File: flow/design.v
`timescale 1ns/10ps
module ELA(clk, rst, ready, in_data, data_rd, req, wen, addr, data_wr, done);
	input				clk;
	input				rst;
	input				ready;
	input		[7:0]	in_data;
	input		[7:0]	data_rd;
	output reg			req;
	output reg			wen;
	output reg	[12:0]	addr;
	output reg	[7:0]	data_wr;
	output reg			done;
localparam IDLE = 3'd0, LOAD = 3'd1, OUT_PINK = 3'd2, OUT_BLUE = 3'd3, FINISH = 3'd4;
reg [2:0] state, next_state;
reg [5:0] count_row;
reg [6:0] count_column;
reg [7:0] U [0:127];	 
reg [7:0] L [0:127];	 
reg [7:0] D1, D2, D3;
integer i;
wire last_col = (count_column == 7'd127);
wire shift_in = (state == LOAD) || (state == OUT_PINK && !last_col);
wire rotate   = (state == OUT_BLUE);
function [7:0] avg;
	input [7:0] a, b;
	reg [8:0] s;
	begin
		s = {1'b0, a} + {1'b0, b};
		avg = s[8:1];
	end
endfunction
function [7:0] absd;
	input [7:0] a, b;
	begin
		absd = (a >= b) ? a - b : b - a;
	end
endfunction
always @(*) begin
	next_state = state;
	case(state)
		IDLE:     if(ready) next_state = LOAD;
		LOAD:     next_state = OUT_PINK;
		OUT_PINK: if(last_col) next_state = (count_row < 6'd2) ? LOAD : OUT_BLUE;
		OUT_BLUE: if(last_col) next_state = (count_row == 6'd32) ? FINISH : LOAD;
		default:  next_state = state;
	endcase
end
always @(posedge clk or posedge rst) begin
	if(rst) begin
		state <= IDLE;
		count_row <= 6'd0;
		count_column <= 7'd0;
	end
	else begin
		state <= next_state;
		if(state == LOAD)
			count_row <= count_row + 6'd1;
		if(state == OUT_PINK || state == OUT_BLUE)
			count_column <= count_column + 7'd1;
		else
			count_column <= 7'd0;
	end
end
always @(posedge clk) begin
	if(shift_in || rotate) begin
		for(i = 0; i < 127; i = i + 1) begin
			U[i] <= U[i + 1];
			L[i] <= L[i + 1];
		end
		U[127] <= rotate ? U[0] : L[0];
		L[127] <= rotate ? L[0] : in_data;
	end
	if(rotate) begin
		D1 <= absd(U[0], L[2]);
		D2 <= absd(U[1], L[1]);
		D3 <= absd(U[2], L[0]);
	end
end
reg [7:0] x, y, a, b, m, blue;
always @(*) begin
	x = U[0];
	y = L[0];
	if((D2 <= D1) && (D2 <= D3)) begin
		a = U[0]; b = L[0];
	end
	else if((D1 <= D2) && (D1 <= D3)) begin
		a = U[127]; b = L[1];
	end
	else begin
		a = U[1]; b = L[127];
	end
	if(count_column == 7'd0 || last_col) begin
		a = U[0]; b = L[0];
	end
	m = avg(a, b);
	if(((x >= m) && (x < y)) || ((x < m) && (x >= y)))
		blue = x;
	else if(((y >= m) && (y < x)) || ((y < m) && (y >= x)))
		blue = y;
	else
		blue = m;
end
always @(*) begin
	req = (state == LOAD);
	wen = (state == OUT_PINK) || (state == OUT_BLUE);
	done = (state == FINISH);
	addr = 13'd0;
	data_wr = 8'd0;
	if(state == OUT_PINK) begin
		addr = {count_row[4:0] - 5'd1, 1'b0, count_column};
		data_wr = L[127];
	end
	else if(state == OUT_BLUE) begin
		addr = {count_row[4:0] - 5'd2, 1'b1, count_column};
		data_wr = blue;
	end
end
endmodule
File: flow/run.sh
#!/bin/bash
# the make line also repeats each setting of config.mk as NAME=value (left out here)
make -C /OpenROAD-flow-scripts/flow DESIGN_CONFIG=/design/flow/config.mk WORK_HOME=/design/flow/orfs CLKGATE_MAP_FILE= finish
File: flow/config.mk
export PLATFORM = sky130hd
export DESIGN_NAME = ELA
export DESIGN_NICKNAME = ELA
export VERILOG_FILES = /design/flow/design.v
export SDC_FILE = /design/flow/constraint.sdc
export NUM_CORES = 4
export LEC_CHECK = 0
export ABC_AREA = 1
export CAP_MARGIN = 10
export CELL_PAD_IN_SITES_DETAIL_PLACEMENT = 2
export CELL_PAD_IN_SITES_GLOBAL_PLACEMENT = 3
export CORE_ASPECT_RATIO = 1.39
export CORE_MARGIN = 7
export CORE_UTILIZATION = 67
export CTS_CLUSTER_DIAMETER = 190
export GPL_ROUTABILITY_DRIVEN = 0
export GPL_TIMING_DRIVEN = 0
export MAX_ROUTING_LAYER = met5
export MIN_ROUTING_LAYER = met1
export PLACE_DENSITY_LB_ADDON = 0.15
export SETUP_SLACK_MARGIN = -0.26
export SLEW_MARGIN = 10
File: flow/constraint.sdc
create_clock -name core_clock -period 4.68 [get_ports {clk}]
set_input_delay 0.9360 -clock core_clock [delete_from_list [all_inputs] [get_ports {clk}]]
set_output_delay 0.9360 -clock core_clock [all_outputs]
set_load 0.01 [all_outputs]
==> results of run 1 <==
-- per-stage QoR --
stage             setup slack (ns)  total power [mW]  std cells  cell area, um^2  hold WS [ns]
floorplan                   -11.69              21.0       2908            67400         0.400
global placement            -15.96              21.0       4262            69400         0.402
==> reports/metrics.json, run 1 <==
{
  "die": {
    "core.rowCount": 137,
    "initCoreUtil_pct": 67.4,
    "ioPinCount": 43,
    "die-width_um": 283,
    "design.die.area_um2": 110000,
    "placeableCoreArea_um2": 100000,
    "fp.dieH_um": 388
  },
  "yosys": {
    "synth_area_per_cell_um2": 23.2,
    "netlist-cell-type-count": 42,
    "async_reset_ff_share_pct": 0.861,
    "synth-warning-count": 3,
    "yosys_aoi_share_pct": 1.25,
    "fp_nets": 3035,
    "netlist_area_um2": 67400,
    "synth.area.top_cells": "sky130_fd_sc_hd__edfxtp_1, sky130_fd_sc_hd__ha_1, sky130_fd_sc_hd__nand2_1, sky130_fd_sc_hd__inv_1, sky130_fd_sc_hd__dfrtp_1",
    "synth_top_area_share_pct": 92.3,
    "mux_share_pct": 0.139,
    "number_of_cells_produced_by_synthesis": 2908,
    "yosys-stat-area_um2": 67400,
    "synth.cellmix.adderShare_pct": 2.08,
    "synth.top_cells.by_count": "sky130_fd_sc_hd__edfxtp_1, sky130_fd_sc_hd__nand2_1, sky130_fd_sc_hd__inv_1",
    "synth_sequential_area_ratio_pct": 92.9,
    "synth.ff_latch_count": 2090,
    "yosys.area_share.xor_xnor_pct": 0.377,
    "synth_area_leader_cell": "sky130_fd_sc_hd__edfxtp_1",
    "post_synth_main_logic_family": "simple AND/OR/NAND/NOR gates",
    "enable_flop_cells": 2072,
    "yosys.cell_count.top_type": "sky130_fd_sc_hd__edfxtp_1",
    "yosysCellCount": 2908,
    "yosys.area_share.simple_pct": 2.30,
    "postSynth.topFlopCell": "sky130_fd_sc_hd__edfxtp_1"
  },
  "outcome": {
    "run_status": "did not finish",
    "firstError": "[ERROR DPL-0033] detailed placement checks failed during check placement.",
    "stop_stage": "detailed placement (3_5_place_dp)"
  },
  "placed_design": {
    "port-buffer-count": 34
  }
}
==> run 2, diff against run 1 <==
ABC_AREA = not set   (was 1)
CAP_MARGIN = 20   (was 10)
CELL_PAD_IN_SITES_DETAIL_PLACEMENT = not set   (was 2)
CELL_PAD_IN_SITES_GLOBAL_PLACEMENT = not set   (was 3)
CORE_ASPECT_RATIO = not set   (was 1.39)
CORE_MARGIN = 2   (was 7)
CORE_UTILIZATION = 58   (was 67)
CTS_CLUSTER_DIAMETER = 42   (was 190)
CTS_CLUSTER_SIZE = 41   (was not set)
GPL_ROUTABILITY_DRIVEN = not set   (was 0)
GPL_TIMING_DRIVEN = not set   (was 0)
MAX_ROUTING_LAYER = not set   (was met5)
MIN_ROUTING_LAYER = not set   (was met1)
PLACE_DENSITY_LB_ADDON = not set   (was 0.15)
SETUP_SLACK_MARGIN = -0.31   (was -0.26)
SLEW_MARGIN = 20   (was 10)
clock period = 4.44 ns   (was 4.68 ns; I/O delays follow)
==> run 2 against run 1 <==
Effect of this change:
- the layout now fails its checks (setup timing)
- die size increased by 8.5%
- synthesized cell count is 4.8% lower
- area after synthesis grew 0.12%
==> reports/metrics.json, run 2 <==
{
  "drt": {
    "detail_route.iter0.violations": 2312,
    "routed_wirelength_mm": 92.8,
    "routed-via-count": 25400,
    "routedWlPerCell_um": 19.2,
    "detail_route.vias_per_cell": 5.25,
    "detailedRoute.firstPassIterationCount": 8,
    "postRouteAntennaNets": 0,
    "drc": 0
  },
  "yosys": {
    "yosys.area_share.simple": {"value": 1.38, "unit": "%", "change": "-0.92 points"},
    "synth.top_cells.by_count": "sky130_fd_sc_hd__edfxtp_1, sky130_fd_sc_hd__ha_1, sky130_fd_sc_hd__inv_1",
    "netlist-cell-type-count": {"value": 73, "change": "+74%"},
    "async_reset_ff_share": {"value": 0.861, "unit": "%", "change": "unchanged"},
    "synth.ff_latch_count": {"value": 2090, "change": "unchanged"},
    "yosysCellCount": {"value": 2767, "change": "-4.8%"},
    "fp_nets": {"value": 2894, "change": "-4.6%"},
    "synth_top_area_share": {"value": 92.1, "unit": "%", "change": "-0.11 points"},
    "yosys.cell_count.top_type": "sky130_fd_sc_hd__edfxtp_1",
    "synth-warning-count": {"value": 3, "change": "unchanged"},
    "synth_sequential_area_ratio": {"value": 92.8, "unit": "%", "change": "-0.11 points"},
    "yosys-stat-area": {"value": 67500, "unit": "um^2", "change": "+0.12%"},
    "postSynth.topFlopCell": "sky130_fd_sc_hd__edfxtp_1",
    "synth.cellmix.adderShare": {"value": 2.12, "unit": "%", "change": "+0.042 points"},
    "netlist_area": {"value": 67500, "unit": "um^2", "change": "+0.12%"},
    "mux_share": {"value": 0.741, "unit": "%", "change": "+0.60 points"},
    "yosys_aoi_share": {"value": 1.93, "unit": "%", "change": "+0.68 points"},
    "post_synth_main_logic_family": "adder cells",
    "yosys.area_share.xor_xnor": {"value": 0.415, "unit": "%", "change": "+0.038 points"},
    "enable_flop_cells": {"value": 2072, "change": "unchanged"},
    "synth.area.top_cells": "sky130_fd_sc_hd__edfxtp_1, sky130_fd_sc_hd__ha_1, sky130_fd_sc_hd__dfrtp_1, sky130_fd_sc_hd__inv_1, sky130_fd_sc_hd__a21oi_1",
    "number_of_cells_produced_by_synthesis": {"value": 2767, "change": "-4.8%"},
    "synth_area_per_cell": {"value": 24.4, "unit": "um^2", "change": "+5.2%"},
    "synth_area_leader_cell": "sky130_fd_sc_hd__edfxtp_1"
  },
  "setup_path": {
    "worst_r2r_path_depth": 18,
    "r2r-start": "U[0][1]",
    "crit_required_ns": 3.55,
    "setup.worst_path.end_class": "output port",
    "timing.critical_path.to": "data_wr[3]",
    "slowest_delay_ns": 0.40,
    "critical_path_buf_inv_count": 8,
    "critical_path_depth": 28,
    "reg2reg_to": "D1[6]",
    "reg2reg_setup_slack_ns": 0.14,
    "crit_top_cell": "sky130_fd_sc_hd__buf_6",
    "worstSetupPathType": "register to output port",
    "worstSetupStartpoint": "D1[1]",
    "worstSetupStartpointType": "register",
    "critical-path-slowest-cell": "sky130_fd_sc_hd__edfxtp_1",
    "critical_path_peak_fanout": 7,
    "worst-endpoint-arrival_ns": 5.89,
    "critical-path-top-delay-family": "AND-OR/OR-AND gates"
  },
  "clock_tree": {
    "cts.hold.buffers_added": 0,
    "cts_htree_levels": 4,
    "clock_tree.root_cell": "sky130_fd_sc_hd__clkbuf_16",
    "cts_num_sinks": 2090,
    "clk_path_buf_depth": 3,
    "cts.reportedPaths.clkPinSlew_ns": 0.08,
    "cts_made_buffers": 175,
    "clock_insertion_delay_worst_skew_ns": 0.80,
    "tritoncts": "done"
  },
  "die": {
    "ioPinCount": {"value": 43, "change": "unchanged"},
    "placeableCoreArea": {"value": 116000, "unit": "um^2", "change": "+16%"},
    "design.die.area": {"value": 119000, "unit": "um^2", "change": "+8.5%"},
    "fp.dieH": {"value": 345, "unit": "um", "change": "-11%"},
    "core.rowCount": {"value": 125, "change": "-8.8%"},
    "initCoreUtil": {"value": 58.3, "unit": "%", "change": "-9.1 points"},
    "die-width": {"value": 345, "unit": "um", "change": "+22%"}
  },
  "sta": {
    "finalMaxSlewViolations": 0,
    "fmax_ghz": 0.148,
    "worst_pin_slew_ns": 1.01,
    "setup_viol": 8,
    "share_of_the_clock_period_used_by_the_worst_path_after_layout_pct": 153,
    "holdWs_ns": 0.390,
    "finClkSkew_ns": 0.0314,
    "final.min_clock_period_ns": 6.78,
    "smallest_setup_slack_after_layout_ns": -2.34,
    "report.final.hold_viol_count": 0,
    "slew_headroom_pct": 32.6,
    "rsz0062_at_grt": "yes"
  },
  "global_routing": {
    "largest_net_degree_at_the_start_of_global_routing": 205,
    "number_of_antenna_violations_at_the_first_check_in_global_routing": 10,
    "grt_first_pass_wirelength_mm": 144,
    "grt.total_usage_pct": 15.7,
    "grt_pass1_vias": 25200,
    "globalRoute.totalOverflow": 0
  },
  "pwr": {
    "pwr-share-seq_pct": 57.6,
    "sw_frac_of_total_pct": 19.9,
    "internal_power_mw": 30.1,
    "p_switching_mw": 7.49,
    "powerSeq_mw": 21.6,
    "pwr-share-comb_pct": 0.2,
    "worst_ir_drop_vdd_mv": 0.385,
    "power_leader": "sequential cells",
    "power_mw": 37.6,
    "powerComb_mw": 0.0567,
    "p_clk_mw": 15.9,
    "power_density_nw_per_um2": 479,
    "leakage_nw": 31.5,
    "clockPowerShare_pct": 42.3
  },
  "min_path": {
    "worst_hold_path.endpoint": "U[40][7]",
    "cell_depth_of_the_worst_hold_path": 0,
    "start_point_of_the_worst_hold_path": "U[41][7]",
    "hold_class": "register to register"
  },
  "run": {
    "max_cap_viol_count": 0,
    "count_of_warning_messages_emitted_by_the_tools": 78
  },
  "placed_design": {
    "hpwl_mm": 50.7,
    "gp_congestion": 0.820,
    "port-buffer-count": {"value": 34, "change": "unchanged"}
  },
  "cells_and_area": {
    "area_growth_pct": 16.1,
    "finalNetCount": 3291
  },
  "outcome": {
    "run_status": "complete, but fails checks",
    "check-failures": "setup timing"
  }
}
run 2: area by class of cell:
class	instances	area (um^2)
flip-flops and latches	2090	62700
fillers	7109	37500
multi-input cells	572	5030
clock buffers	189	4580
repair buffers	236	2220
well taps	1524	1910
clock inverters	139	1610
inverters	89	334
diodes	2	5.00
run 2: per-stage QoR:
step                      worst slack (ns)  cells  TNS, ns  utilization, %  instance area [um^2]
after floorplan                     -11.67   2767        -               -                 67600
after global placement               -2.30   4484   -17.76            61.5                 71300
after detailed placement             -2.40   4484   -18.55            61.5                 71300
after CTS                            -2.38   4824   -18.48            67.2                 77800
after global routing                 -2.65   4839   -20.98            67.6                 78400
final                                -2.34   4841   -18.39            67.6                 78400
run 2: metal layers:
layer	wire length, um	track usage [%]
met2	39700	21.4
met5	0	0
met3	4450	3.57
met4	2120	5.25
met1	46600	25.5
run 2: repair_timing:
item	CTS	global route
resized	110	63
buffers inserted	12	15
pin swaps	26	40
cloned	1	1
endpoints found under the setup margin	8	8
==> run 3, diff against run 2 <==
CORE_UTILIZATION = 66   (was 58)
CTS_CLUSTER_DIAMETER = not set   (was 42)
CTS_CLUSTER_SIZE = 22   (was 41)
PLACE_DENSITY_LB_ADDON = 0.0   (was not set)
SETUP_SLACK_MARGIN = 1.18   (was -0.31)
clock period = 4.61 ns   (was 4.44 ns; I/O delays follow)
==> run 3 against run 2 <==
Effect of this change:
- the layout still fails its checks (setup timing)
- clock skew decreased by 0.00061 ns
- via count increased by 2.7%
- area after synthesis unchanged
- highest routed layer is now met5
- register-to-register slack improved by 0.41 ns
- critical path depth decreased by 2
- core utilization increased by 9.9 points
- clock power decreased by 6%
- wire length increased by 15%
- sequential share of layout area decreased by 0.41 points
- largest cell class unchanged
- hold slack got worse by 0.00063 ns
- cell count decreased by 2.0%
- largest power group unchanged
==> reports/metrics.json, run 3 <==
{
  "setup_path": {
    "timing.critical_path.to": "data_wr[3]",
    "setup.worst_path.end_class": "output port",
    "critical_path_buf_inv_count": {"value": 9, "change": "+1"},
    "worstSetupPathType": "register to output port",
    "crit_required": {"value": 3.69, "unit": "ns", "change": "+0.14 ns"},
    "worstSetupStartpointType": "register",
    "reg2reg_to": "D2[7]",
    "worst_r2r_path_depth": {"value": 17, "change": "-1"},
    "worst-endpoint-arrival": {"value": 6.00, "unit": "ns", "change": "+0.11 ns"},
    "r2r-start": "U[1][1]",
    "critical_path_peak_fanout": {"value": 5, "change": "-2"},
    "crit_top_cell": "sky130_fd_sc_hd__buf_6",
    "critical-path-slowest-cell": "sky130_fd_sc_hd__edfxtp_1",
    "reg2reg_setup_slack": {"value": 0.55, "unit": "ns", "change": "+0.41 ns"},
    "slowest_delay": {"value": 0.46, "unit": "ns", "change": "+0.06 ns"},
    "critical-path-top-delay-family": "AND-OR/OR-AND gates",
    "worstSetupStartpoint": "D1[1]",
    "critical_path_depth": {"value": 26, "change": "-7.1%"}
  },
  "die": {
    "initCoreUtil": {"value": 66.5, "unit": "%", "change": "+8.2 points"},
    "die-width": {"value": 324, "unit": "um", "change": "-6.2%"},
    "placeableCoreArea": {"value": 102000, "unit": "um^2", "change": "-12%"},
    "ioPinCount": {"value": 43, "change": "unchanged"},
    "fp.dieH": {"value": 324, "unit": "um", "change": "-6.2%"},
    "design.die.area": {"value": 105000, "unit": "um^2", "change": "-12%"},
    "core.rowCount": {"value": 117, "change": "-6.4%"}
  },
  "cells_and_area": {
    "fin_area": {"value": 78800, "unit": "um^2", "change": "+0.52%"},
    "finalNetCount": {"value": 3341, "change": "+1.5%"},
    "final_util": {"value": 77.5, "unit": "%", "change": "+9.9 points"},
    "area_growth_pct": 16.7
  },
  "yosys": {
    "synth_area_per_cell": {"value": 24.4, "unit": "um^2", "change": "unchanged"},
    "async_reset_ff_share": {"value": 0.861, "unit": "%", "change": "unchanged"},
    "yosys.cell_count.top_type": "sky130_fd_sc_hd__edfxtp_1",
    "synth-warning-count": {"value": 3, "change": "unchanged"},
    "synth.ff_latch_count": {"value": 2090, "change": "unchanged"},
    "synth_top_area_share": {"value": 92.1, "unit": "%", "change": "unchanged"},
    "synth.cellmix.adderShare": {"value": 2.12, "unit": "%", "change": "unchanged"},
    "synth_sequential_area_ratio": {"value": 92.8, "unit": "%", "change": "unchanged"},
    "netlist_area": {"value": 67500, "unit": "um^2", "change": "unchanged"},
    "synth.top_cells.by_count": "sky130_fd_sc_hd__edfxtp_1, sky130_fd_sc_hd__ha_1, sky130_fd_sc_hd__inv_1",
    "synth.area.top_cells": "sky130_fd_sc_hd__edfxtp_1, sky130_fd_sc_hd__ha_1, sky130_fd_sc_hd__dfrtp_1, sky130_fd_sc_hd__inv_1, sky130_fd_sc_hd__a21oi_1",
    "number_of_cells_produced_by_synthesis": {"value": 2767, "change": "unchanged"},
    "yosys.area_share.simple": {"value": 1.38, "unit": "%", "change": "unchanged"},
    "yosys-stat-area": {"value": 67500, "unit": "um^2", "change": "unchanged"},
    "postSynth.topFlopCell": "sky130_fd_sc_hd__edfxtp_1",
    "fp_nets": {"value": 2894, "change": "unchanged"},
    "yosys_aoi_share": {"value": 1.93, "unit": "%", "change": "unchanged"},
    "yosysCellCount": {"value": 2767, "change": "unchanged"},
    "post_synth_main_logic_family": "adder cells",
    "yosys.area_share.xor_xnor": {"value": 0.415, "unit": "%", "change": "unchanged"},
    "synth_area_leader_cell": "sky130_fd_sc_hd__edfxtp_1",
    "enable_flop_cells": {"value": 2072, "change": "unchanged"},
    "mux_share": {"value": 0.741, "unit": "%", "change": "unchanged"},
    "netlist-cell-type-count": {"value": 73, "change": "unchanged"}
  },
  "sta": {
    "slew_headroom": {"value": 38.5, "unit": "%", "change": "+5.9 points"},
    "worst_pin_slew": {"value": 0.922, "unit": "ns", "change": "-0.0892 ns"},
    "holdWs": {"value": 0.389, "unit": "ns", "change": "-0.000626 ns"},
    "report.final.hold_viol_count": {"value": 0, "change": "unchanged"},
    "share_of_the_clock_period_used_by_the_worst_path_after_layout": {"value": 150, "unit": "%", "change": "-2.4 points"},
    "rsz0062_at_grt": "yes",
    "fmax_ghz": 0.144,
    "finalMaxSlewViolations": {"value": 0, "change": "unchanged"},
    "finClkSkew": {"value": 0.0308, "unit": "ns", "change": "-0.000613 ns"},
    "final.min_clock_period_ns": 6.93,
    "setup_viol": {"value": 8, "change": "unchanged"},
    "smallest_setup_slack_after_layout": {"value": -2.32, "unit": "ns", "change": "+0.0212 ns"}
  },
  "min_path": {
    "start_point_of_the_worst_hold_path": "L[23][7]",
    "hold_class": "register to register",
    "worst_hold_path.endpoint": "L[22][7]",
    "cell_depth_of_the_worst_hold_path": {"value": 0, "change": "unchanged"}
  },
  "run": {
    "max_cap_viol_count": {"value": 0, "change": "unchanged"},
    "count_of_warning_messages_emitted_by_the_tools": {"value": 73, "change": "-6.4%"}
  },
  "pwr": {
    "internal_power": {"value": 29.0, "unit": "mW", "change": "-3.5%"},
    "power_density": {"value": 456, "unit": "nW/um^2", "change": "-4.9%"},
    "worst_ir_drop_vdd": {"value": 0.421, "unit": "mV", "change": "+9.2%"},
    "pwr-share-comb": {"value": 0.2, "unit": "%", "change": "about the same"},
    "leakage": {"value": 31.7, "unit": "nW", "change": "+0.68%"},
    "powerSeq": {"value": 20.9, "unit": "mW", "change": "-3%"},
    "p_switching": {"value": 6.89, "unit": "mW", "change": "-8.0%"},
    "power_leader": "sequential cells",
    "sw_frac_of_total": {"value": 19.2, "unit": "%", "change": "-0.75 points"},
    "powerComb_mw": 0.0575,
    "clockPowerShare": {"value": 41.7, "unit": "%", "change": "-0.6 points"},
    "p_clk": {"value": 15.0, "unit": "mW", "change": "-6%"},
    "pwr-share-seq": {"value": 58.1, "unit": "%", "change": "+0.5 points"}
  },
  "drt": {
    "drc": {"value": 0, "change": "unchanged"},
    "met3_wire_len": {"value": 5.34, "unit": "mm", "change": "+20%"},
    "wirelength_met1": {"value": 49.8, "unit": "mm", "change": "+6.9%"},
    "top_layer_used": "met5",
    "routedWlPerCell": {"value": 22.5, "unit": "um", "change": "+17%"},
    "detail_route.vias_per_cell": {"value": 5.50, "change": "+4.9%"},
    "n_antenna_cell": {"value": 0, "change": "-2"},
    "detail_route.iter0.violations": {"value": 2492, "change": "+7.8%"},
    "routed_wirelength": {"value": 107, "unit": "mm", "change": "+15%"},
    "postRouteAntennaNets": {"value": 0, "change": "unchanged"},
    "routed-via-count": {"value": 26100, "change": "+2.7%"},
    "dr_wl_met2": {"value": 48.8, "unit": "mm", "change": "+23%"},
    "detailedRoute.firstPassIterationCount": {"value": 5, "change": "-3"}
  },
  "global_routing": {
    "globalRoute.totalOverflow": {"value": 0, "change": "unchanged"},
    "number_of_antenna_violations_at_the_first_check_in_global_routing": {"value": 7, "change": "-3"},
    "grt_first_pass_wirelength": {"value": 160, "unit": "mm", "change": "+11%"},
    "grt_pass1_vias": {"value": 26700, "change": "+5.9%"},
    "grt.total_usage": {"value": 20.7, "unit": "%", "change": "+4.9 points"},
    "largest_net_degree_at_the_start_of_global_routing": {"value": 166, "change": "-19%"}
  },
  "clock_tree": {
    "cts.reportedPaths.clkPinSlew": {"value": 0.06, "unit": "ns", "change": "-0.02 ns"},
    "cts_made_buffers": {"value": 187, "change": "+6.9%"},
    "tritoncts": "done",
    "cts_num_sinks": {"value": 2090, "change": "unchanged"},
    "clock_insertion_delay_worst_skew": {"value": 0.77, "unit": "ns", "change": "-0.03 ns"},
    "clock_tree.root_cell": "sky130_fd_sc_hd__clkbuf_16",
    "clk_path_buf_depth": {"value": 3, "change": "unchanged"},
    "cts_htree_levels": {"value": 4, "change": "unchanged"}
  },
  "placed_design": {
    "hpwl": {"value": 49.2, "unit": "mm", "change": "-3.0%"},
    "port-buffer-count": {"value": 34, "change": "unchanged"},
    "placement.cell_area": {"value": 71100, "unit": "um^2", "change": "-0.22%"},
    "gp_congestion": {"value": 0.845, "change": "+3.0%"}
  },
  "outcome": {
    "run_status": "complete, but fails checks",
    "check-failures": "setup timing"
  }
}
[run 3: final cells by class]
cell class	count	area (um^2)
clock buffers	239	5020
fillers	5173	22800
repair buffers	274	2600
clock inverters	110	841
multi-input cells	572	5570
well taps	1368	1710
flip-flops and latches	2090	62700
inverters	89	343
[run 3: metal layers]
| metal | up-vias | global-route usage, % |
|---|---|---|
| met5 | - | 0 |
| met3 | 197 | 4.38 |
| li1 | 11900 | - |
| met1 | 13400 | 31.8 |
| met2 | 586 | 30.5 |
| met4 | 4 | 6.48 |
[run 3: through the flow]
stage | power (mW) | setup TNS (ns) | std cells | setup slack (ns)
after CTS | 36.3 | -17.93 | 4724 | -2.33
after detailed placement | 21.3 | -16.97 | 4336 | -2.24
final | 35.9 | -17.92 | 4742 | -2.32
after floorplan | 21.2 | - | 2767 | -11.50
after global placement | 21.3 | -16.62 | 4336 | -2.21
after global routing | 36.9 | -19.78 | 4742 | -2.54
[run 3: timing repair]
action                                  in CTS  in global routing
cloned                                       1                  0
hold buffers                                 0                  0
gates resized                              212                117
setup buffers                               38                 18
pin swaps                                   70                 71
endpoints found under the hold margin        0                  0
endpoints found under the setup margin      36                 29
==> run 4, diff against run 3 <==
CORE_UTILIZATION = 72   (was 66)
CTS_CLUSTER_DIAMETER = 366   (was not set)
CTS_CLUSTER_SIZE = 17   (was 22)
SETUP_SLACK_MARGIN = 1.68   (was 1.18)
clock period = 5.8 ns   (was 4.61 ns; I/O delays follow)
==> run 4 against run 3 <==
Effect of this change:
- cell count down 7.4%
- hold slack better by 0.0079 ns
- worst setup slack better by 0.37 ns
- still fails the layout checks on setup timing
- clock skew down 0.0015 ns
- sequential power down 21%
- power down 27%
- flip-flop count unchanged
- highest routed layer unchanged
- sequential share of layout area up 3.1 points
- area after synthesis unchanged
- largest power group unchanged
- critical endpoint is now data_wr[4]
- critical path depth up 4
- via count up 4.9%
- register-to-register slack better by 1.1 ns
==> reports/metrics.json, run 4 <==
{
  "sta": {
    "slew_headroom": {"value": 32.7, "unit": "%", "change": "-5.9 points"},
    "finalMaxSlewViolations": {"value": 0, "change": "unchanged"},
    "worst_pin_slew": {"value": 1.01, "unit": "ns", "change": "+0.0880 ns"},
    "finClkSkew": {"value": 0.0293, "unit": "ns", "change": "-0.00150 ns"},
    "rsz0062_at_grt": "yes",
    "final.min_clock_period_ns": 7.74,
    "fmax_ghz": 0.129,
    "share_of_the_clock_period_used_by_the_worst_path_after_layout": {"value": 133, "unit": "%", "change": "-17 points"},
    "final.setup.tns": {"value": -14.85, "unit": "ns", "change": "+3.07 ns"},
    "setup_viol": {"value": 8, "change": "unchanged"},
    "smallest_setup_slack_after_layout": {"value": -1.94, "unit": "ns", "change": "+0.372 ns"},
    "report.final.hold_viol_count": {"value": 0, "change": "unchanged"}
  },
  "yosys": {
    "synth.area.top_cells": "sky130_fd_sc_hd__edfxtp_1, sky130_fd_sc_hd__ha_1, sky130_fd_sc_hd__dfrtp_1, sky130_fd_sc_hd__inv_1, sky130_fd_sc_hd__a21oi_1",
    "synth.ff_latch_count": {"value": 2090, "change": "unchanged"},
    "yosys.area_share.simple": {"value": 1.38, "unit": "%", "change": "unchanged"},
    "yosys.area_share.xor_xnor": {"value": 0.415, "unit": "%", "change": "unchanged"},
    "mux_share": {"value": 0.741, "unit": "%", "change": "unchanged"},
    "synth.top_cells.by_count": "sky130_fd_sc_hd__edfxtp_1, sky130_fd_sc_hd__ha_1, sky130_fd_sc_hd__inv_1",
    "enable_flop_cells": {"value": 2072, "change": "unchanged"},
    "synth-warning-count": {"value": 3, "change": "unchanged"},
    "netlist_area": {"value": 67500, "unit": "um^2", "change": "unchanged"},
    "number_of_cells_produced_by_synthesis": {"value": 2767, "change": "unchanged"},
    "yosysCellCount": {"value": 2767, "change": "unchanged"},
    "postSynth.topFlopCell": "sky130_fd_sc_hd__edfxtp_1",
    "yosys.cell_count.top_type": "sky130_fd_sc_hd__edfxtp_1",
    "post_synth_main_logic_family": "adder cells",
    "fp_nets": {"value": 2894, "change": "unchanged"},
    "synth_area_per_cell": {"value": 24.4, "unit": "um^2", "change": "unchanged"},
    "yosys_aoi_share": {"value": 1.93, "unit": "%", "change": "unchanged"},
    "yosys-stat-area": {"value": 67500, "unit": "um^2", "change": "unchanged"},
    "synth_top_area_share": {"value": 92.1, "unit": "%", "change": "unchanged"},
    "synth_area_leader_cell": "sky130_fd_sc_hd__edfxtp_1",
    "netlist-cell-type-count": {"value": 73, "change": "unchanged"},
    "synth_sequential_area_ratio": {"value": 92.8, "unit": "%", "change": "unchanged"},
    "async_reset_ff_share": {"value": 0.861, "unit": "%", "change": "unchanged"},
    "synth.cellmix.adderShare": {"value": 2.12, "unit": "%", "change": "unchanged"}
  },
  "drt": {
    "routed-via-count": {"value": 27400, "change": "+4.9%"},
    "routed_wirelength": {"value": 132, "unit": "mm", "change": "+24%"},
    "routedWlPerCell": {"value": 30.0, "unit": "um", "change": "+34%"},
    "drc": {"value": 0, "change": "unchanged"},
    "detail_route.iter0.violations": {"value": 3788, "change": "+52%"},
    "n_antenna_cell": {"value": 0, "change": "unchanged"},
    "detail_route.vias_per_cell": {"value": 6.24, "change": "+13%"},
    "detailedRoute.firstPassIterationCount": {"value": 7, "change": "+2"},
    "postRouteAntennaNets": {"value": 0, "change": "unchanged"}
  },
  "pwr": {
    "power_density": {"value": 345, "unit": "nW/um^2", "change": "-24%"},
    "internal_power": {"value": 21.1, "unit": "mW", "change": "-27%"},
    "powerComb_mw": 0.0417,
    "pwr-share-comb": {"value": 0.2, "unit": "%", "change": "about the same"},
    "pwr-share-seq": {"value": 63.3, "unit": "%", "change": "+5.2 points"},
    "p_switching": {"value": 5.11, "unit": "mW", "change": "-26%"},
    "worst_ir_drop_vdd": {"value": 0.336, "unit": "mV", "change": "-20%"},
    "clockPowerShare": {"value": 36.5, "unit": "%", "change": "-5.2 points"},
    "powerSeq": {"value": 16.6, "unit": "mW", "change": "-21%"},
    "power_leader": "sequential cells",
    "p_clk": {"value": 9.56, "unit": "mW", "change": "-36%"},
    "sw_frac_of_total": {"value": 19.5, "unit": "%", "change": "+0.32 points"},
    "leakage": {"value": 30.3, "unit": "nW", "change": "-4.4%"}
  },
  "clock_tree": {
    "tritoncts": "done",
    "clk_path_buf_depth": {"value": 3, "change": "unchanged"},
    "clock_insertion_delay_worst_skew": {"value": 0.78, "unit": "ns", "change": "about the same"},
    "cts.hold.buffers_added": {"value": 0, "change": "unchanged"},
    "cts_made_buffers": {"value": 140, "change": "-25%"},
    "cts.reportedPaths.clkPinSlew": {"value": 0.10, "unit": "ns", "change": "+0.04 ns"},
    "cts_num_sinks": {"value": 2090, "change": "unchanged"},
    "clock_tree.root_cell": "sky130_fd_sc_hd__clkbuf_16",
    "cts_htree_levels": {"value": 4, "change": "unchanged"}
  },
  "setup_path": {
    "worst-endpoint-arrival": {"value": 6.58, "unit": "ns", "change": "+0.58 ns"},
    "worstSetupPathType": "register to output port",
    "critical-path-slowest-cell": "sky130_fd_sc_hd__edfxtp_1",
    "critical-path-top-delay-family": "AND-OR/OR-AND gates",
    "timing.critical_path.to": "data_wr[4]",
    "critical_path_peak_fanout": {"value": 4, "change": "-1"},
    "worst_r2r_path_depth": {"value": 21, "change": "+4"},
    "reg2reg_to": "D1[6]",
    "slowest_delay": {"value": 0.53, "unit": "ns", "change": "+0.07 ns"},
    "worstSetupStartpoint": "D1[7]",
    "crit_top_cell": "sky130_fd_sc_hd__buf_6",
    "reg2reg_setup_slack": {"value": 1.68, "unit": "ns", "change": "+1.13 ns"},
    "setup.worst_path.end_class": "output port",
    "critical_path_depth": {"value": 30, "change": "+15%"},
    "crit_required": {"value": 4.64, "unit": "ns", "change": "+0.95 ns"},
    "worstSetupStartpointType": "register",
    "r2r-start": "U[0][0]",
    "critical_path_buf_inv_count": {"value": 10, "change": "+1"}
  },
  "cells_and_area": {
    "finish.cell_count_without_fillers": {"value": 4390, "change": "-7.4%"},
    "final_util": {"value": 81.4, "unit": "%", "change": "+3.8 points"},
    "fill_cells": {"value": 3963, "change": "-23%"},
    "area_growth_pct": 12.3,
    "finalNetCount": {"value": 3238, "change": "-3.1%"},
    "seq_area": {"value": 62700, "unit": "um^2", "change": "about the same"},
    "multiInputGateArea": {"value": 5370, "unit": "um^2", "change": "-3.7%"}
  },
  "run": {
    "count_of_warning_messages_emitted_by_the_tools": {"value": 93, "change": "+27%"},
    "max_cap_viol_count": {"value": 0, "change": "unchanged"}
  },
  "die": {
    "design.die.area": {"value": 96200, "unit": "um^2", "change": "-8.2%"},
    "core.rowCount": {"value": 112, "change": "-4.3%"},
    "die-width": {"value": 310, "unit": "um", "change": "-4.2%"},
    "initCoreUtil": {"value": 72.5, "unit": "%", "change": "+6.0 points"},
    "placeableCoreArea": {"value": 93200, "unit": "um^2", "change": "-8.3%"},
    "fp.dieH": {"value": 310, "unit": "um", "change": "-4.2%"},
    "ioPinCount": {"value": 43, "change": "unchanged"}
  },
  "global_routing": {
    "grt.total_usage": {"value": 26.9, "unit": "%", "change": "+6.2 points"},
    "grt_pass1_vias": {"value": 27100, "change": "+1.6%"},
    "largest_net_degree_at_the_start_of_global_routing": {"value": 203, "change": "+22%"},
    "number_of_antenna_violations_at_the_first_check_in_global_routing": {"value": 6, "change": "-1"},
    "globalRoute.totalOverflow": {"value": 0, "change": "unchanged"},
    "grt_first_pass_wirelength": {"value": 183, "unit": "mm", "change": "+14%"}
  },
  "min_path": {
    "hold_class": "register to register",
    "cell_depth_of_the_worst_hold_path": {"value": 0, "change": "unchanged"},
    "worst_hold_path.endpoint": "U[13][2]",
    "start_point_of_the_worst_hold_path": "U[14][2]"
  },
  "outcome": {
    "check-failures": "setup timing",
    "run_status": "complete, but fails checks"
  },
  "placed_design": {
    "gp_congestion": {"value": 0.826, "change": "-2.2%"},
    "hpwl": {"value": 56.5, "unit": "mm", "change": "+15%"},
    "port-buffer-count": {"value": 34, "change": "unchanged"},
    "dp_cells": {"value": 4161, "change": "-4.0%"}
  }
}
[run 4: metal layers]
layer  up-vias  wire (um)  GRT usage, %
met5         -         45             0
met4         6       4420          9.30
met3       313      10300          5.14
met2      1494      66400          43.2
met1     14000      50800          38.2
li1      11500          -             -
[run 4: final cells by class]
| cell class | count | share of cell area [%] |
|---|---|---|
| repair buffers | 218 | 2.72 |
| clock buffers | 161 | 4.92 |
| inverters | 89 | 0.451 |
| well taps | 1254 | 2.07 |
| multi-input cells | 572 | 7.08 |
| clock inverters | 6 | 0.0891 |
| flip-flops and latches | 2090 | 82.7 |
[run 4: per-stage QoR]
| step | cell area [um^2] | total power, mW | hold WS (ns) | setup WS (ns) |
|---|---|---|---|---|
| floorplan | 67600 | 16.9 | 0.400 | -10.31 |
| global placement | 70500 | 16.9 | 0.402 | -1.13 |
| detailed placement | 70500 | 16.9 | 0.405 | -1.17 |
| CTS | 75100 | 26.2 | 0.399 | -1.42 |
| global route | 75800 | 26.7 | 0.407 | -2.01 |
| finish | 75800 | 26.2 | 0.397 | -1.94 |
[run 4: repair_timing]
| item | in CTS | in global routing |
|---|---|---|
| endpoints found under the hold margin | 0 | 0 |
| gates resized | 139 | 90 |
| gates cloned | 1 | 0 |
| buffers inserted | 32 | 29 |
| pin swaps | 41 | 63 |
| setup endpoints to repair | 31 | 22 |
==> run 5, diff against run 4 <==
CORE_UTILIZATION = 70   (was 72)
CTS_CLUSTER_DIAMETER = not set   (was 366)
CTS_CLUSTER_SIZE = 19   (was 17)
PLACE_DENSITY_LB_ADDON = not set   (was 0.0)
SETUP_SLACK_MARGIN = 1.37   (was 1.68)
clock period = 4.6 ns   (was 5.8 ns; I/O delays follow)
==> run 5 against run 4 <==
Effect of this change:
- the flow now stops in global routing (5_1_grt)
- area after synthesis did not move
- die size increased by 2.8%
- synthesized cell count unchanged
==> reports/metrics.json, run 5 <==
{
  "yosys": {
    "yosysCellCount": {"value": 2767, "change": "unchanged"},
    "synth-warning-count": {"value": 3, "change": "unchanged"},
    "yosys.area_share.xor_xnor": {"value": 0.415, "unit": "%", "change": "unchanged"},
    "synth_area_per_cell": {"value": 24.4, "unit": "um^2", "change": "unchanged"},
    "synth.ff_latch_count": {"value": 2090, "change": "unchanged"},
    "fp_nets": {"value": 2894, "change": "unchanged"},
    "postSynth.topFlopCell": "sky130_fd_sc_hd__edfxtp_1",
    "yosys.cell_count.top_type": "sky130_fd_sc_hd__edfxtp_1",
    "netlist-cell-type-count": {"value": 73, "change": "unchanged"},
    "enable_flop_cells": {"value": 2072, "change": "unchanged"},
    "synth.cellmix.adderShare": {"value": 2.12, "unit": "%", "change": "unchanged"},
    "netlist_area": {"value": 67500, "unit": "um^2", "change": "unchanged"},
    "async_reset_ff_share": {"value": 0.861, "unit": "%", "change": "unchanged"},
    "yosys-stat-area": {"value": 67500, "unit": "um^2", "change": "unchanged"},
    "yosys_aoi_share": {"value": 1.93, "unit": "%", "change": "unchanged"},
    "yosys.area_share.simple": {"value": 1.38, "unit": "%", "change": "unchanged"},
    "synth_area_leader_cell": "sky130_fd_sc_hd__edfxtp_1",
    "synth_sequential_area_ratio": {"value": 92.8, "unit": "%", "change": "unchanged"},
    "mux_share": {"value": 0.741, "unit": "%", "change": "unchanged"},
    "post_synth_main_logic_family": "adder cells",
    "synth_top_area_share": {"value": 92.1, "unit": "%", "change": "unchanged"},
    "number_of_cells_produced_by_synthesis": {"value": 2767, "change": "unchanged"},
    "synth.area.top_cells": "sky130_fd_sc_hd__edfxtp_1, sky130_fd_sc_hd__ha_1, sky130_fd_sc_hd__dfrtp_1, sky130_fd_sc_hd__inv_1, sky130_fd_sc_hd__a21oi_1",
    "synth.top_cells.by_count": "sky130_fd_sc_hd__edfxtp_1, sky130_fd_sc_hd__ha_1, sky130_fd_sc_hd__inv_1"
  },
  "placed_design": {
    "placement.cell_area": {"value": 71100, "unit": "um^2", "change": "+0.94%"},
    "port-buffer-count": {"value": 34, "change": "unchanged"},
    "dp_cells": {"value": 4248, "change": "+2.1%"},
    "hpwl": {"value": 63.4, "unit": "mm", "change": "+12%"},
    "gp_congestion": {"value": 0.903, "change": "+9.3%"}
  },
  "outcome": {
    "firstError": "[ERROR GRT-0232] Routing congestion too high. Check the congestion heatmap in the GUI.",
    "run_status": "did not finish",
    "stop_stage": "global routing (5_1_grt)"
  },
  "die": {
    "design.die.area": {"value": 99000, "unit": "um^2", "change": "+2.8%"},
    "core.rowCount": {"value": 113, "change": "+0.89%"},
    "fp.dieH": {"value": 315, "unit": "um", "change": "+1.4%"},
    "placeableCoreArea": {"value": 95300, "unit": "um^2", "change": "+2.3%"},
    "initCoreUtil": {"value": 70.9, "unit": "%", "change": "-1.6 points"},
    "ioPinCount": {"value": 43, "change": "unchanged"},
    "die-width": {"value": 315, "unit": "um", "change": "+1.4%"}
  },
  "global_routing": {
    "grt.total_usage_pct": 49.8,
    "globalRoute.totalOverflow": 94
  },
  "clock_tree": {
    "cts_num_sinks": {"value": 2090, "change": "unchanged"},
    "cts_htree_levels": {"value": 4, "change": "unchanged"},
    "clk_path_buf_depth": {"value": 3, "change": "unchanged"},
    "cts_made_buffers": {"value": 182, "change": "+30%"},
    "clock_tree.root_cell": "sky130_fd_sc_hd__clkbuf_16",
    "cts.hold.buffers_added": {"value": 0, "change": "unchanged"}
  }
}
## run 5: through the flow
stage,setup TNS (ns),power [mW],setup slack [ns],util (%),hold WS [ns]
after floorplan,-,21.3,-11.51,-,0.400
after CTS,-19.59,37.0,-2.57,82.6,0.392
after global placement,-15.00,21.3,-1.98,74.7,0.400
after detailed placement,-16.22,21.4,-2.12,74.7,0.405
## run 5: layer usage
| metal | overflow | GRT usage [%] |
|---|---|---|
| met2 | 33 | 71.3 |
| met3 | 8 | 30.9 |
| met1 | 9 | 54.7 |
| met5 | 3 | 19.3 |
| met4 | 41 | 30.6 |
## run 5: what timing repair did
item	CTS
cloned	2
setup buffers	67
resized	298
pin swaps	83
setup endpoints to repair	145
==> run 6, diff against run 5 <==
CORE_UTILIZATION = 72   (was 70)
CTS_CLUSTER_SIZE = 75   (was 19)
PLACE_DENSITY_LB_ADDON = 0.0   (was not set)
SETUP_SLACK_MARGIN = 2.09   (was 1.37)
TNS_END_PERCENT = 5   (was not set)
clock period = 7.22 ns   (was 4.6 ns; I/O delays follow)
==> run 6 against run 5 <==
Effect of this change:
- the layout now fails its checks (setup timing)
- synthesized cell count stayed put
- area after synthesis stayed put
- die size is 2.7% lower
==> reports/metrics.json, run 6 <==
{
  "yosys": {
    "synth.ff_latch_count": {"value": 2090, "change": "unchanged"},
    "synth-warning-count": {"value": 3, "change": "unchanged"},
    "netlist_area": {"value": 67500, "unit": "um^2", "change": "unchanged"},
    "fp_nets": {"value": 2894, "change": "unchanged"},
    "yosys.cell_count.top_type": "sky130_fd_sc_hd__edfxtp_1",
    "synth_area_per_cell": {"value": 24.4, "unit": "um^2", "change": "unchanged"},
    "synth.cellmix.adderShare": {"value": 2.12, "unit": "%", "change": "unchanged"},
    "synth_top_area_share": {"value": 92.1, "unit": "%", "change": "unchanged"},
    "yosys.area_share.simple": {"value": 1.38, "unit": "%", "change": "unchanged"},
    "async_reset_ff_share": {"value": 0.861, "unit": "%", "change": "unchanged"},
    "number_of_cells_produced_by_synthesis": {"value": 2767, "change": "unchanged"},
    "synth.top_cells.by_count": "sky130_fd_sc_hd__edfxtp_1, sky130_fd_sc_hd__ha_1, sky130_fd_sc_hd__inv_1",
    "synth_area_leader_cell": "sky130_fd_sc_hd__edfxtp_1",
    "yosysCellCount": {"value": 2767, "change": "unchanged"},
    "yosys_aoi_share": {"value": 1.93, "unit": "%", "change": "unchanged"},
    "synth.area.top_cells": "sky130_fd_sc_hd__edfxtp_1, sky130_fd_sc_hd__ha_1, sky130_fd_sc_hd__dfrtp_1, sky130_fd_sc_hd__inv_1, sky130_fd_sc_hd__a21oi_1",
    "enable_flop_cells": {"value": 2072, "change": "unchanged"},
    "post_synth_main_logic_family": "adder cells",
    "mux_share": {"value": 0.741, "unit": "%", "change": "unchanged"},
    "yosys.area_share.xor_xnor": {"value": 0.415, "unit": "%", "change": "unchanged"},
    "netlist-cell-type-count": {"value": 73, "change": "unchanged"},
    "postSynth.topFlopCell": "sky130_fd_sc_hd__edfxtp_1",
    "yosys-stat-area": {"value": 67500, "unit": "um^2", "change": "unchanged"},
    "synth_sequential_area_ratio": {"value": 92.8, "unit": "%", "change": "unchanged"}
  },
  "die": {
    "core.rowCount": {"value": 112, "change": "-0.88%"},
    "fp.dieH": {"value": 310, "unit": "um", "change": "-1.4%"},
    "placeableCoreArea": {"value": 93200, "unit": "um^2", "change": "-2.2%"},
    "initCoreUtil": {"value": 72.5, "unit": "%", "change": "+1.6 points"},
    "ioPinCount": {"value": 43, "change": "unchanged"},
    "design.die.area": {"value": 96200, "unit": "um^2", "change": "-2.7%"},
    "die-width": {"value": 310, "unit": "um", "change": "-1.4%"}
  },
  "clock_tree": {
    "clock_insertion_delay_worst_skew_ns": 0.81,
    "cts_htree_levels": {"value": 4, "change": "unchanged"},
    "cts.reportedPaths.clkPinSlew_ns": 0.10,
    "cts.hold.buffers_added": {"value": 0, "change": "unchanged"},
    "clk_path_buf_depth": {"value": 3, "change": "unchanged"},
    "cts_num_sinks": {"value": 2090, "change": "unchanged"},
    "cts_made_buffers": {"value": 185, "change": "+1.6%"},
    "clock_tree.root_cell": "sky130_fd_sc_hd__clkbuf_16",
    "tritoncts": "done"
  },
  "setup_path": {
    "critical-path-top-delay-family": "AND-OR/OR-AND gates",
    "critical_path_buf_inv_count": 8,
    "setup.worst_path.end_class": "output port",
    "timing.critical_path.to": "data_wr[0]",
    "worstSetupStartpoint": "D1[1]",
    "worst_r2r_path_depth": 17,
    "worstSetupStartpointType": "register",
    "reg2reg_setup_slack_ns": 2.39,
    "slowest_delay_ns": 0.55,
    "critical-path-slowest-cell": "sky130_fd_sc_hd__edfxtp_1",
    "reg2reg_to": "D1[7]",
    "r2r-start": "U[0][0]",
    "crit_required_ns": 5.78,
    "crit_top_cell": "sky130_fd_sc_hd__buf_4",
    "critical_path_depth": 29,
    "worst-endpoint-arrival_ns": 6.60,
    "critical_path_peak_fanout": 6,
    "worstSetupPathType": "register to output port"
  },
  "placed_design": {
    "gp_congestion": {"value": 0.838, "change": "-7.2%"},
    "port-buffer-count": {"value": 34, "change": "unchanged"},
    "hpwl": {"value": 53.9, "unit": "mm", "change": "-15%"}
  },
  "pwr": {
    "p_switching_mw": 4.82,
    "powerComb_mw": 0.0308,
    "power_density_nw_per_um2": 305,
    "sw_frac_of_total_pct": 20.7,
    "clockPowerShare_pct": 42.8,
    "leakage_nw": 30.8,
    "p_clk_mw": 9.99,
    "power_leader": "sequential cells",
    "pwr-share-comb_pct": 0.1,
    "pwr-share-seq_pct": 57.1,
    "internal_power_mw": 18.5,
    "worst_ir_drop_vdd_mv": 0.449,
    "powerSeq_mw": 13.3
  },
  "drt": {
    "routedWlPerCell_um": 30.9,
    "detail_route.iter0.violations": 4138,
    "detailedRoute.firstPassIterationCount": 5,
    "detail_route.vias_per_cell": 6.25,
    "postRouteAntennaNets": 0,
    "drc": 0,
    "routed_wirelength_mm": 139,
    "routed-via-count": 28000
  },
  "outcome": {
    "check-failures": "setup timing",
    "run_status": "complete, but fails checks"
  },
  "cells_and_area": {
    "fill_cells": 3893,
    "area_growth_pct": 13.5,
    "finalNetCount": 3208
  },
  "min_path": {
    "hold_class": "register to register",
    "cell_depth_of_the_worst_hold_path": 0,
    "start_point_of_the_worst_hold_path": "U[54][5]",
    "worst_hold_path.endpoint": "U[53][5]"
  },
  "sta": {
    "smallest_setup_slack_after_layout_ns": -0.824,
    "final.min_clock_period_ns": 8.04,
    "slew_headroom_pct": 25.8,
    "holdWs_ns": 0.399,
    "finalMaxSlewViolations": 0,
    "report.final.hold_viol_count": 0,
    "rsz0062_at_grt": "yes",
    "fmax_ghz": 0.124,
    "setup_viol": 8,
    "worst_pin_slew_ns": 1.11,
    "finClkSkew_ns": 0.0494,
    "final.setup.tns_ns": -6.07,
    "share_of_the_clock_period_used_by_the_worst_path_after_layout_pct": 111
  },
  "global_routing": {
    "globalRoute.totalOverflow": 0,
    "number_of_antenna_violations_at_the_first_check_in_global_routing": 5,
    "grt_pass1_vias": 28600,
    "grt_first_pass_wirelength_mm": 196,
    "grt.total_usage_pct": 29.0,
    "largest_net_degree_at_the_start_of_global_routing": 183
  },
  "run": {
    "count_of_warning_messages_emitted_by_the_tools": 98,
    "max_cap_viol_count": 0
  }
}
[run 6: what timing repair did]
| action | CTS | global route |
|---|---|---|
| setup buffers | 17 | 9 |
| setup endpoints to repair | 8 | 9 |
| gates resized | 104 | 47 |
| pin swaps | 30 | 37 |
| cloned | 1 | 0 |
[run 6: through the flow]
stage	setup WS (ns)	cells	util, %	cell area (um^2)	total power, mW
final	-0.824	4484	82.3	76700	23.4
after global placement	-0.0690	4121	75.3	70200	13.6
after floorplan	-8.89	2767	-	67600	13.6
after global routing	-0.904	4482	82.3	76700	23.8
after CTS	-0.407	4473	82.0	76400	23.4
after detailed placement	-0.0664	4121	75.3	70200	13.6
[run 6: per-layer routing]
metal / track usage [%] / up-vias / routed length [um]
met5: 0 / - / 56
met4: 12.6 / 8 / 6780
met3: 6.15 / 434 / 11400
met2: 46.9 / 1719 / 68900
met1: 39.3 / 14300 / 51500
li1: - / 11600 / -
[run 6: cell type report]
type,instances,area [um^2],share of cell area (%)
multi-input combinational,572,4940,6.44
timing repair buffer,143,1400,1.83
sequential,2090,62700,81.7
clock inverter,104,903,1.18
inverter,89,334,0.436
antenna,2,5.00,0.00653
clock buffer,230,4840,6.31
tap,1254,1570,2.05
==> run 7, diff against run 6 <==
ABC_AREA = 0   (was not set)
CAP_MARGIN = 0   (was 20)
CELL_PAD_IN_SITES_DETAIL_PLACEMENT = 1   (was not set)
CELL_PAD_IN_SITES_GLOBAL_PLACEMENT = 2   (was not set)
CORE_ASPECT_RATIO = 0.64   (was not set)
CORE_MARGIN = 10   (was 2)
CORE_UTILIZATION = 40   (was 72)
CTS_CLUSTER_SIZE = not set   (was 75)
GPL_ROUTABILITY_DRIVEN = 0   (was not set)
GPL_TIMING_DRIVEN = 0   (was not set)
MAX_ROUTING_LAYER = met4   (was not set)
MIN_ROUTING_LAYER = met2   (was not set)
PLACE_DENSITY_LB_ADDON = not set   (was 0.0)
SETUP_SLACK_MARGIN = 2.01   (was 2.09)
SLEW_MARGIN = 25   (was 20)
TNS_END_PERCENT = not set   (was 5)
clock period = 8.5 ns   (was 7.22 ns; I/O delays follow)
==> run 7 against run 6 <==
Effect of this change:
- now clean on timing, DRC and antenna
- worst setup slack better by 1.2 ns
- flip-flop count unchanged
- via count up 16%
- critical path depth down 1
- sequential power down 15%
- synthesized cell count unchanged
- global-route usage down 13 points
- area after synthesis unchanged
- clock skew up 0.028 ns
- critical endpoint is now data_wr[7]
- largest cell class unchanged
==> reports/metrics.json, run 7 <==
{
  "outcome": {
    "run_status": "timing/DRC/antenna clean"
  },
  "sta": {
    "worst_pin_slew": {"value": 0.941, "unit": "ns", "change": "-0.171 ns"},
    "report.final.hold_viol_count": {"value": 0, "change": "unchanged"},
    "finClkSkew": {"value": 0.0770, "unit": "ns", "change": "+0.0275 ns"},
    "final.setup.tns": {"value": 0, "unit": "ns", "change": "+6.07 ns"},
    "smallest_setup_slack_after_layout": {"value": 0.396, "unit": "ns", "change": "+1.22 ns"},
    "share_of_the_clock_period_used_by_the_worst_path_after_layout": {"value": 95.3, "unit": "%", "change": "-16 points"},
    "rsz0062_at_grt": "yes",
    "final.min_clock_period_ns": 8.10,
    "slew_headroom": {"value": 37.3, "unit": "%", "change": "+11 points"},
    "setup_viol": {"value": 0, "change": "-8"},
    "fmax_ghz": 0.123,
    "finalMaxSlewViolations": {"value": 0, "change": "unchanged"}
  },
  "die": {
    "placeableCoreArea": {"value": 168000, "unit": "um^2", "change": "+80%"},
    "initCoreUtil": {"value": 40.3, "unit": "%", "change": "-32 points"},
    "die-width": {"value": 534, "unit": "um", "change": "+72%"},
    "core.rowCount": {"value": 120, "change": "+7.1%"},
    "design.die.area": {"value": 186000, "unit": "um^2", "change": "+93%"},
    "ioPinCount": {"value": 43, "change": "unchanged"},
    "fp.dieH": {"value": 349, "unit": "um", "change": "+12%"}
  },
  "global_routing": {
    "globalRoute.totalOverflow": {"value": 0, "change": "unchanged"},
    "grt.total_usage": {"value": 16.4, "unit": "%", "change": "-13 points"},
    "grt_first_pass_wirelength": {"value": 157, "unit": "mm", "change": "-20%"},
    "grt_pass1_vias": {"value": 40600, "change": "+42%"},
    "largest_net_degree_at_the_start_of_global_routing": {"value": 62, "change": "-66%"},
    "number_of_antenna_violations_at_the_first_check_in_global_routing": {"value": 2, "change": "-3"}
  },
  "yosys": {
    "synth_area_per_cell": {"value": 24.4, "unit": "um^2", "change": "unchanged"},
    "fp_nets": {"value": 2894, "change": "unchanged"},
    "synth.cellmix.adderShare": {"value": 2.12, "unit": "%", "change": "unchanged"},
    "netlist-cell-type-count": {"value": 73, "change": "unchanged"},
    "synth.top_cells.by_count": "sky130_fd_sc_hd__edfxtp_1, sky130_fd_sc_hd__ha_1, sky130_fd_sc_hd__inv_1",
    "yosys.area_share.xor_xnor": {"value": 0.415, "unit": "%", "change": "unchanged"},
    "yosys_aoi_share": {"value": 1.93, "unit": "%", "change": "unchanged"},
    "yosysCellCount": {"value": 2767, "change": "unchanged"},
    "postSynth.topFlopCell": "sky130_fd_sc_hd__edfxtp_1",
    "synth_area_leader_cell": "sky130_fd_sc_hd__edfxtp_1",
    "synth-warning-count": {"value": 3, "change": "unchanged"},
    "mux_share": {"value": 0.741, "unit": "%", "change": "unchanged"},
    "async_reset_ff_share": {"value": 0.861, "unit": "%", "change": "unchanged"},
    "number_of_cells_produced_by_synthesis": {"value": 2767, "change": "unchanged"},
    "post_synth_main_logic_family": "adder cells",
    "synth.area.top_cells": "sky130_fd_sc_hd__edfxtp_1, sky130_fd_sc_hd__ha_1, sky130_fd_sc_hd__dfrtp_1, sky130_fd_sc_hd__inv_1, sky130_fd_sc_hd__a21oi_1",
    "enable_flop_cells": {"value": 2072, "change": "unchanged"},
    "synth_top_area_share": {"value": 92.1, "unit": "%", "change": "unchanged"},
    "netlist_area": {"value": 67500, "unit": "um^2", "change": "unchanged"},
    "yosys.cell_count.top_type": "sky130_fd_sc_hd__edfxtp_1",
    "yosys-stat-area": {"value": 67500, "unit": "um^2", "change": "unchanged"},
    "synth.ff_latch_count": {"value": 2090, "change": "unchanged"},
    "yosys.area_share.simple": {"value": 1.38, "unit": "%", "change": "unchanged"},
    "synth_sequential_area_ratio": {"value": 92.8, "unit": "%", "change": "unchanged"}
  },
  "min_path": {
    "worst_hold_path.endpoint": "L[79][0]",
    "start_point_of_the_worst_hold_path": "L[80][0]",
    "cell_depth_of_the_worst_hold_path": {"value": 0, "change": "unchanged"},
    "hold_class": "register to register"
  },
  "setup_path": {
    "worst-endpoint-arrival": {"value": 6.40, "unit": "ns", "change": "-0.20 ns"},
    "crit_top_cell": "sky130_fd_sc_hd__nor2_4",
    "worstSetupStartpointType": "register",
    "crit_required": {"value": 6.80, "unit": "ns", "change": "+1.02 ns"},
    "worstSetupPathType": "register to output port",
    "reg2reg_to": "D1[7]",
    "worst_r2r_path_depth": {"value": 16, "change": "-1"},
    "critical_path_depth": {"value": 28, "change": "-3.4%"},
    "critical_path_peak_fanout": {"value": 8, "change": "+2"},
    "critical_path_buf_inv_count": {"value": 8, "change": "unchanged"},
    "critical-path-slowest-cell": "sky130_fd_sc_hd__edfxtp_1",
    "reg2reg_setup_slack": {"value": 3.76, "unit": "ns", "change": "+1.37 ns"},
    "timing.critical_path.to": "data_wr[7]",
    "r2r-start": "U[0][1]",
    "critical-path-top-delay-family": "AND-OR/OR-AND gates",
    "setup.worst_path.end_class": "output port",
    "worstSetupStartpoint": "D2[1]",
    "slowest_delay": {"value": 0.48, "unit": "ns", "change": "-0.07 ns"}
  },
  "pwr": {
    "leakage": {"value": 31.0, "unit": "nW", "change": "+0.75%"},
    "power_density": {"value": 247, "unit": "nW/um^2", "change": "-19%"},
    "power_leader": "sequential cells",
    "internal_power": {"value": 15.8, "unit": "mW", "change": "-15%"},
    "powerSeq": {"value": 11.3, "unit": "mW", "change": "-15%"},
    "clockPowerShare": {"value": 41.6, "unit": "%", "change": "-1.2 points"},
    "powerComb_mw": 0.0249,
    "sw_frac_of_total": {"value": 18.7, "unit": "%", "change": "-2.0 points"},
    "pwr-share-comb": {"value": 0.1, "unit": "%", "change": "about the same"},
    "p_switching": {"value": 3.62, "unit": "mW", "change": "-25%"},
    "p_clk": {"value": 8.06, "unit": "mW", "change": "-19%"},
    "worst_ir_drop_vdd": {"value": 0.156, "unit": "mV", "change": "-65%"},
    "pwr-share-seq": {"value": 58.3, "unit": "%", "change": "+1.2 points"}
  },
  "placed_design": {
    "placement.cell_area": {"value": 71800, "unit": "um^2", "change": "+2.3%"},
    "port-buffer-count": {"value": 34, "change": "unchanged"},
    "hpwl": {"value": 55.7, "unit": "mm", "change": "+3.4%"},
    "dp_worst_setup_slack": {"value": -0.636, "unit": "ns", "change": "-0.569 ns"}
  },
  "drt": {
    "detailedRoute.firstPassIterationCount": {"value": 6, "change": "+1"},
    "drc": {"value": 0, "change": "unchanged"},
    "routed_wirelength": {"value": 101, "unit": "mm", "change": "-27%"},
    "routedWlPerCell": {"value": 18.5, "unit": "um", "change": "-40%"},
    "detail_route.vias_per_cell": {"value": 5.95, "change": "-4.8%"},
    "postRouteAntennaNets": {"value": 0, "change": "unchanged"},
    "routed-via-count": {"value": 32600, "change": "+16%"},
    "detail_route.iter0.violations": {"value": 3595, "change": "-13%"}
  },
  "clock_tree": {
    "cts.reportedPaths.clkPinSlew": {"value": 0.07, "unit": "ns", "change": "-0.03 ns"},
    "clk_path_buf_depth": {"value": 4, "change": "+1"},
    "tritoncts": "done",
    "cts.hold.buffers_added": {"value": 0, "change": "unchanged"},
    "cts_htree_levels": {"value": 4, "change": "unchanged"},
    "cts_made_buffers": {"value": 192, "change": "+3.8%"},
    "cts_num_sinks": {"value": 2090, "change": "unchanged"},
    "clock_insertion_delay_worst_skew": {"value": 0.81, "unit": "ns", "change": "about the same"},
    "clock_tree.root_cell": "sky130_fd_sc_hd__clkbuf_16"
  },
  "cells_and_area": {
    "finalNetCount": {"value": 3203, "change": "-0.16%"},
    "area_growth_pct": 16.4,
    "fin_area": {"value": 78600, "unit": "um^2", "change": "+2.6%"},
    "fill_cells": {"value": 14900, "change": "+280%"}
  },
  "run": {
    "max_cap_viol_count": {"value": 0, "change": "unchanged"},
    "count_of_warning_messages_emitted_by_the_tools": {"value": 62, "change": "-37%"}
  }
}
[run 7: routing by layer]
metal	wire length, um	track usage, %	vias up
li1	-	-	11600
met1	0	-	11600
met2	51500	16.8	8974
met3	46000	24.0	457
met4	3840	3.37	0
met5	0	-	-
[run 7: layout make-up]
cell class,instances,area [um^2],share of cell area (%)
flip-flops and latches,2090,62700,79.7
multi-input cells,572,5150,6.55
clock buffers,232,4980,6.33
well taps,2257,2820,3.59
repair buffers,115,1720,2.18
clock inverters,100,797,1.01
inverters,89,334,0.425
plain buffers,16,143,0.181
diodes,6,15.0,0.0191
[run 7: per-stage QoR]
step | util (%) | hold slack [ns] | cells | total power [mW]
after floorplan | - | 0.400 | 2767 | 11.5
after global routing | 46.9 | 0.356 | 5477 | 20.2
after global placement | 42.2 | 0.401 | 5058 | 11.6
after detailed placement | 42.8 | 0.405 | 5100 | 11.6
after CTS | 46.7 | 0.350 | 5460 | 19.7
final | 46.9 | 0.347 | 5477 | 19.4
[run 7: timing repair]
| action | CTS | global route |
|---|---|---|
| pin swaps | 46 | 41 |
| setup buffers | 28 | 11 |
| setup endpoints to repair | 8 | 8 |
| resized | 157 | 35 |
==> run 8, diff against run 7 <==
ABC_AREA = not set   (was 0)
CAP_MARGIN = 20   (was 0)
CELL_PAD_IN_SITES_DETAIL_PLACEMENT = not set   (was 1)
CELL_PAD_IN_SITES_GLOBAL_PLACEMENT = not set   (was 2)
CORE_ASPECT_RATIO = not set   (was 0.64)
CORE_MARGIN = 2   (was 10)
CORE_UTILIZATION = 65   (was 40)
GPL_ROUTABILITY_DRIVEN = not set   (was 0)
GPL_TIMING_DRIVEN = not set   (was 0)
MAX_ROUTING_LAYER = not set   (was met4)
MIN_ROUTING_LAYER = not set   (was met2)
SETUP_SLACK_MARGIN = not set   (was 2.01)
SLEW_MARGIN = 20   (was 25)
clock period = 6.57 ns   (was 8.5 ns; I/O delays follow)
==> run 8 against run 7 <==
Effect of this change:
- now fails the layout checks on setup timing
- critical path depth is 2 lower
- clock skew is 0.0095 ns lower
- highest routed layer unchanged
- die size is 43% lower
- register-to-register slack worse by 1.9 ns
- sequential power is 29% higher
==> reports/metrics.json, run 8 <==
{
  "setup_path": {
    "reg2reg_setup_slack": {"value": 1.81, "unit": "ns", "change": "-1.95 ns"},
    "crit_top_cell": "sky130_fd_sc_hd__buf_6",
    "timing.critical_path.to": "data_wr[1]",
    "crit_required": {"value": 5.26, "unit": "ns", "change": "-1.54 ns"},
    "critical-path-slowest-cell": "sky130_fd_sc_hd__edfxtp_1",
    "worstSetupPathType": "register to output port",
    "setup.worst_path.end_class": "output port",
    "critical_path_peak_fanout": {"value": 5, "change": "-3"}
  },
  "drt": {
    "routed-via-count": {"value": 25900, "change": "-21%"},
    "routed_wirelength": {"value": 109, "unit": "mm", "change": "+7.3%"},
    "postRouteAntennaNets": {"value": 0, "change": "unchanged"},
    "drc": {"value": 0, "change": "unchanged"},
    "routedWlPerCell": {"value": 23.4, "unit": "um", "change": "+27%"}
  },
  "run": {
    "max_cap_viol_count": {"value": 0, "change": "unchanged"},
    "count_of_warning_messages_emitted_by_the_tools": {"value": 81, "change": "+31%"}
  },
  "min_path": {
    "cell_depth_of_the_worst_hold_path": {"value": 0, "change": "unchanged"},
    "start_point_of_the_worst_hold_path": "L[120][6]"
  },
  "sta": {
    "finClkSkew": {"value": 0.0675, "unit": "ns", "change": "-0.00947 ns"},
    "report.final.hold_viol_count": {"value": 0, "change": "unchanged"},
    "holdWs": {"value": 0.388, "unit": "ns", "change": "+0.0405 ns"},
    "slew_headroom": {"value": 28.8, "unit": "%", "change": "-8.5 points"},
    "worst_pin_slew": {"value": 1.07, "unit": "ns", "change": "+0.127 ns"},
    "setup_viol": {"value": 8, "change": "+8"},
    "smallest_setup_slack_after_layout": {"value": -0.703, "unit": "ns", "change": "-1.10 ns"}
  },
  "yosys": {
    "yosys.area_share.xor_xnor": {"value": 0.415, "unit": "%", "change": "unchanged"},
    "synth_area_per_cell": {"value": 24.4, "unit": "um^2", "change": "unchanged"},
    "yosysCellCount": {"value": 2767, "change": "unchanged"},
    "async_reset_ff_share": {"value": 0.861, "unit": "%", "change": "unchanged"},
    "yosys_aoi_share": {"value": 1.93, "unit": "%", "change": "unchanged"},
    "post_synth_main_logic_family": "adder cells",
    "synth.area.top_cells": "sky130_fd_sc_hd__edfxtp_1, sky130_fd_sc_hd__ha_1, sky130_fd_sc_hd__dfrtp_1, sky130_fd_sc_hd__inv_1, sky130_fd_sc_hd__a21oi_1",
    "yosys.area_share.simple": {"value": 1.38, "unit": "%", "change": "unchanged"},
    "yosys-stat-area": {"value": 67500, "unit": "um^2", "change": "unchanged"},
    "synth.ff_latch_count": {"value": 2090, "change": "unchanged"},
    "yosys.cell_count.top_type": "sky130_fd_sc_hd__edfxtp_1",
    "postSynth.topFlopCell": "sky130_fd_sc_hd__edfxtp_1"
  },
  "placed_design": {
    "dp_cells": {"value": 4260, "change": "-16%"}
  },
  "outcome": {
    "run_status": "complete, but fails checks",
    "check-failures": "setup timing"
  },
  "die": {
    "core.rowCount": {"value": 118, "change": "-1.7%"},
    "ioPinCount": {"value": 43, "change": "unchanged"},
    "placeableCoreArea": {"value": 103000, "unit": "um^2", "change": "-38%"},
    "design.die.area": {"value": 106000, "unit": "um^2", "change": "-43%"}
  },
  "clock_tree": {
    "cts_num_sinks": {"value": 2090, "change": "unchanged"},
    "tritoncts": "done",
    "clock_insertion_delay_worst_skew": {"value": 0.81, "unit": "ns", "change": "about the same"}
  },
  "global_routing": {
    "globalRoute.totalOverflow": {"value": 0, "change": "unchanged"}
  },
  "pwr": {
    "p_switching": {"value": 5.00, "unit": "mW", "change": "+38%"},
    "powerComb_mw": 0.0313
  }
}
==> run 8: area by class of cell <==
class | count | area, um^2
clock inverter | 129 | 1080
fill | 5418 | 26200
clock buffer | 225 | 4910
tap | 1380 | 1730
sequential | 2090 | 62700
inverter | 89 | 334
timing repair buffer | 154 | 1450
multi-input combinational | 572 | 5010
==> run 8: metal layers <==
metal	routed length, um	GRT usage [%]	vias to the layer above
met1	50000	31.9	13400
met4	2260	5.81	0
li1	-	-	11600
met2	50500	30.5	654
met3	5950	4.51	192
met5	0	0	-
==> run 8: repair_timing <==
action	4_1_cts	5_1_grt
hold endpoints to repair	0	0
setup endpoints to repair	8	8
buffers inserted	20	5
pin swaps	44	15
cloned	2	0
resized	138	26
==> run 8: per-stage QoR <==
step,util [%],area [um^2],power (mW)
5_1_grt,74.7,77200,26.2
2_1_floorplan,-,67600,14.9
6_report,74.7,77200,25.5
3_3_place_gp,68.1,70400,14.9
3_5_place_dp,68.1,70400,14.9
4_1_cts,74.5,77000,25.8
Power figures rest on the tool's default switching activity, not on a simulated workload.
